// ALU
module ALU(
  input         clock,
                reset,
                io_flush_valid,
                io_FU_input_valid,
  input  [6:0]  io_FU_input_bits_decoded_instruction_PRD,
  input         io_FU_input_bits_decoded_instruction_RD_valid,
  input  [20:0] io_FU_input_bits_decoded_instruction_IMM,
  input  [2:0]  io_FU_input_bits_decoded_instruction_FUNCT3,
  input  [1:0]  io_FU_input_bits_decoded_instruction_packet_index,
  input  [5:0]  io_FU_input_bits_decoded_instruction_ROB_index,
  input  [3:0]  io_FU_input_bits_decoded_instruction_MOB_index,
  input  [4:0]  io_FU_input_bits_decoded_instruction_instructionType,
  input         io_FU_input_bits_decoded_instruction_needs_ALU,
                io_FU_input_bits_decoded_instruction_needs_branch_unit,
                io_FU_input_bits_decoded_instruction_SUBTRACT,
                io_FU_input_bits_decoded_instruction_MULTIPLY,
                io_FU_input_bits_decoded_instruction_FENCE,
                io_FU_input_bits_decoded_instruction_IS_IMM,
  input  [31:0] io_FU_input_bits_RS1_data,
                io_FU_input_bits_RS2_data,
                io_FU_input_bits_fetch_PC,
  output        io_FU_output_valid,
  output [6:0]  io_FU_output_bits_PRD,
  output [31:0] io_FU_output_bits_RD_data,
  output        io_FU_output_bits_RD_valid,
  output [31:0] io_FU_output_bits_fetch_PC,
  output [3:0]  io_FU_output_bits_MOB_index,
  output [5:0]  io_FU_output_bits_ROB_index,
  output [1:0]  io_FU_output_bits_fetch_packet_index
);
Size in the first run: roughly 1500 cells after synthesis, roughly 11000 sq um of cells after synthesis.
export LEC_CHECK = 0
export CAP_MARGIN = 0
export CELL_PAD_IN_SITES_GLOBAL_PLACEMENT = 2
export CORE_MARGIN = 2
export CORE_UTILIZATION = 39
export CTS_CLUSTER_DIAMETER = 103
export CTS_CLUSTER_SIZE = 56
export GPL_ROUTABILITY_DRIVEN = 0
export HOLD_SLACK_MARGIN = 0.19
export MIN_ROUTING_LAYER = met1
export SLEW_MARGIN = 20
create_clock -name core_clock -period 6.0 [get_ports {clock}]
run.sh (not shown) runs the stock make flow with config.mk's settings and CLKGATE_MAP_FILE=.
The starting point completed with no timing, DRC or antenna violations.
Next try:
ABC_AREA = 1   (was not set)
CAP_MARGIN = 20   (was 0)
CELL_PAD_IN_SITES_GLOBAL_PLACEMENT = not set   (was 2)
CORE_UTILIZATION = 72   (was 39)
CTS_CLUSTER_DIAMETER = not set   (was 103)
CTS_CLUSTER_SIZE = not set   (was 56)
HOLD_SLACK_MARGIN = not set   (was 0.19)
MIN_ROUTING_LAYER = not set   (was met1)
PLACE_DENSITY = 0.38   (was not set)
TNS_END_PERCENT = 10   (was not set)
clock period = 1.98 ns   (was 6.0 ns; I/O delays follow)
Outcome:
- The new run stopped in global placement
- area after synthesis is higher by about 9%
- die size is lower by 40%
- synthesized cell count is higher by about 44%
Next try:
ABC_AREA = not set   (was 1)
CORE_UTILIZATION = 58   (was 72)
CTS_CLUSTER_DIAMETER = 45   (was not set)
CTS_CLUSTER_SIZE = 89   (was not set)
GPL_ROUTABILITY_DRIVEN = not set   (was 0)
HOLD_SLACK_MARGIN = -0.08   (was not set)
PLACE_DENSITY = not set   (was 0.38)
TNS_END_PERCENT = 75   (was 10)
clock period = 3.86 ns   (was 1.98 ns; I/O delays follow)
After rerunning: With this change the flow died in global routing, error GRT-0116; die size is higher by 14%; synthesized area decreases by 7.9%; synthesized cell count goes down by about 30%.
Next try:
CORE_UTILIZATION = 40   (was 58)
CTS_CLUSTER_DIAMETER = not set   (was 45)
CTS_CLUSTER_SIZE = not set   (was 89)
HOLD_SLACK_MARGIN = not set   (was -0.08)
TNS_END_PERCENT = not set   (was 75)
clock period = 6.0 ns   (was 3.86 ns; I/O delays follow)
Outcome:
- With this change the flow produced a clean layout
- synthesized cell count does not change
- die size rises by 44%
- area after synthesis stays the same
Next try:
ABC_AREA = 1   (was not set)
CTS_CLUSTER_DIAMETER = 382   (was not set)
CTS_CLUSTER_SIZE = 20   (was not set)
SETUP_SLACK_MARGIN = -0.6   (was not set)
Outcome:
- area after synthesis climbs by 8.5%
- final cell count grows by 30%
- total power falls by 3.5%
- non-clock buffer count goes down by 54
- via count went up by 18%
- first-iteration DRC count rose by 22%

========
v49:
ALU again, from the RTL that the note above started with.
export LEC_CHECK = 0
export CAP_MARGIN = 20
export CORE_ASPECT_RATIO = 1.54
export CORE_MARGIN = 2
export CORE_UTILIZATION = 48
export CTS_CLUSTER_DIAMETER = 245
export CTS_CLUSTER_SIZE = 98
export GPL_ROUTABILITY_DRIVEN = 0
export GPL_TIMING_DRIVEN = 1
export MIN_ROUTING_LAYER = met1
export PLACE_DENSITY = 0.43
export SETUP_SLACK_MARGIN = -0.07
export SLEW_MARGIN = 15
export TNS_END_PERCENT = 35
create_clock -name core_clock -period 7.71 [get_ports {clock}]
Changes in v47 relative to v49:
Settings: PLACE_DENSITY: 0.43 -> unset; CORE_UTILIZATION: 48 -> 45; PLACE_DENSITY_LB_ADDON: unset -> 0.01; CORE_ASPECT_RATIO: 1.54 -> unset; SLEW_MARGIN: 15 -> 25; CTS_CLUSTER_DIAMETER: 245 -> unset; CTS_CLUSTER_SIZE: 98 -> 84; the clock period (ns, I/O delays scaled along): 7.71 -> 3.05.
- v49 finished every stage and its layout cleared the timing, DRC and antenna checks.
- v47: flow complete, layout not clean; failing: negative setup slack
- Slew at the pin closest to its max-slew limit: v47 < v49
- Of the two values seen for top layer used by detailed routing, met5 was produced by v47 and met4 by v49.
- Between v49 and v47, fraction of power consumed by combinational cells increased.
- Between v49 and v47, the cell count went up.
- Final hold slack: higher on v49
- Across both runs, number of well-tap cells placed was higher for v47 than for v49.
#### Input delta (v38 over v47)
Settings: clearing TNS_END_PERCENT, which used to be 35; swapping 45 for 40 in CORE_UTILIZATION; clearing CTS_CLUSTER_SIZE, which used to be 84; clearing PLACE_DENSITY_LB_ADDON, which used to be 0.01; clearing SETUP_SLACK_MARGIN, which used to be -0.07; clearing GPL_ROUTABILITY_DRIVEN, which used to be 0; swapping 25 for 20 in SLEW_MARGIN; clearing GPL_TIMING_DRIVEN, which used to be 1; clearing MIN_ROUTING_LAYER, which used to be met1; swapping 3.05 for 5.5 in the clock period (ns, I/O delays scaled along).
## What came out
Est. power | v38 vs v47 | v38 lower. In the tables for v47 and v38, area of the core reads lower with v47. Die area | v38 > v47. v47 leaves less setup margin than v38. The final layout from v38, which completed every stage, passed the timing, DRC and antenna checks at the end of the flow.
The inputs of v52 differ from those of v38 as listed below.
Settings: an added ABC_AREA of 1; an added CTS_CLUSTER_SIZE of 95; a change of CORE_UTILIZATION from 40 to 44; an added TNS_END_PERCENT of 35; a change of the clock period (ns, I/O delays scaled along) from 5.5 to 3.07.
[summary]
- v52 ran in full, but the layout does not pass; the checks complain about negative setup slack.
- Multi-input combinational gate total (v52 over v38): increase, about 40%
- Number of buffers and inverters on the critical path was higher in the run labelled v38.
- Adder and majority cell fraction of the synthesized area (v52 over v38): decrease, 0.89 points
- Max area of the core region across v38 and v52: v38
- met1 usage is lower on v38
- In the reports for v38 and v52, the smaller relative contribution of the clock network to total power belongs to v52.
- Worst setup path endpoint = arithmetic_result[29]: v52; worst setup path endpoint = arithmetic_result[22]: v38
- Clock-buffer cell count of v38 is on par with v52.
- Setup total negative slack, v38 and v52: smaller value in v52
- Diff v38 -> v52: combinational cell fraction of total power moved up; final instance area moved up; worst path setup slack after routing moved down.

========
ALU again, from the RTL that the note above started with.
Design ALU, start of the top module:
module ALU(
  input         clock,
                reset,
                io_flush_valid,
                io_FU_input_valid,
  input  [6:0]  io_FU_input_bits_decoded_instruction_PRD,
  input         io_FU_input_bits_decoded_instruction_RD_valid,
  input  [20:0] io_FU_input_bits_decoded_instruction_IMM,
  input  [2:0]  io_FU_input_bits_decoded_instruction_FUNCT3,
  input  [1:0]  io_FU_input_bits_decoded_instruction_packet_index,
  input  [5:0]  io_FU_input_bits_decoded_instruction_ROB_index,
  input  [3:0]  io_FU_input_bits_decoded_instruction_MOB_index,
  input  [4:0]  io_FU_input_bits_decoded_instruction_instructionType,
  input         io_FU_input_bits_decoded_instruction_needs_ALU,
                io_FU_input_bits_decoded_instruction_needs_branch_unit,
                io_FU_input_bits_decoded_instruction_SUBTRACT,
                io_FU_input_bits_decoded_instruction_MULTIPLY,
                io_FU_input_bits_decoded_instruction_FENCE,
                io_FU_input_bits_decoded_instruction_IS_IMM,
  input  [31:0] io_FU_input_bits_RS1_data,
                io_FU_input_bits_RS2_data,
                io_FU_input_bits_fetch_PC,
  output        io_FU_output_valid,
  output [6:0]  io_FU_output_bits_PRD,
  output [31:0] io_FU_output_bits_RD_data,
  output        io_FU_output_bits_RD_valid,
  output [31:0] io_FU_output_bits_fetch_PC,
  output [3:0]  io_FU_output_bits_MOB_index,
  output [5:0]  io_FU_output_bits_ROB_index,
  output [1:0]  io_FU_output_bits_fetch_packet_index
);
Settings: LEC_CHECK=0, ABC_AREA=1, CAP_MARGIN=20, CORE_MARGIN=2, CORE_UTILIZATION=68, CTS_CLUSTER_DIAMETER=395, CTS_CLUSTER_SIZE=52, PLACE_DENSITY=0.62, SETUP_SLACK_MARGIN=-0.23, SLEW_MARGIN=20, TNS_END_PERCENT=15; clock period 3.24 ns.
The baseline stopped in detailed placement.
==> next run, changes <==
ABC_AREA = default   (was 1)
CORE_UTILIZATION = 57   (was 68)
CTS_CLUSTER_DIAMETER = default   (was 395)
CTS_CLUSTER_SIZE = 63   (was 52)
PLACE_DENSITY = default   (was 0.62)
SETUP_SLACK_MARGIN = 1.82   (was -0.23)
TNS_END_PERCENT = 5   (was 15)
clock period = 6.72 ns   (was 3.24 ns; I/O delays follow)
=> The changed run finished with timing, DRC and antenna clean; die area rises by 9.6%; area after synthesis falls by 7.9%; synthesized cell count falls by 31%.
==> next run, changes <==
ABC_AREA = 1   (was default)
CORE_UTILIZATION = 52   (was 57)
CTS_CLUSTER_DIAMETER = 371   (was default)
CTS_CLUSTER_SIZE = 95   (was 63)
PLACE_DENSITY = 0.36   (was default)
SETUP_SLACK_MARGIN = default   (was 1.82)
TNS_END_PERCENT = 35   (was 5)
clock period = 3.07 ns   (was 6.72 ns; I/O delays follow)
Now the flow stopped in global routing (GRT-0232).
Synthesized area increases by 8.5%.
Die area increases by 18%.
Synthesized cell count increases by 44%.
==> next run, changes <==
CORE_ASPECT_RATIO = 0.5   (was default)
CORE_UTILIZATION = 51   (was 52)
CTS_CLUSTER_DIAMETER = 382   (was 371)
CTS_CLUSTER_SIZE = 98   (was 95)
PLACE_DENSITY = default   (was 0.36)
SETUP_SLACK_MARGIN = -0.6   (was default)
TNS_END_PERCENT = default   (was 35)
clock period = 6.0 ns   (was 3.07 ns; I/O delays follow)
Effect: Now the flow ran to the end with no violations; area after synthesis is unchanged; die size increases by a few percent; synthesized cell count is unchanged.
Power figures rest on the tool's default switching activity, not on a simulated workload.
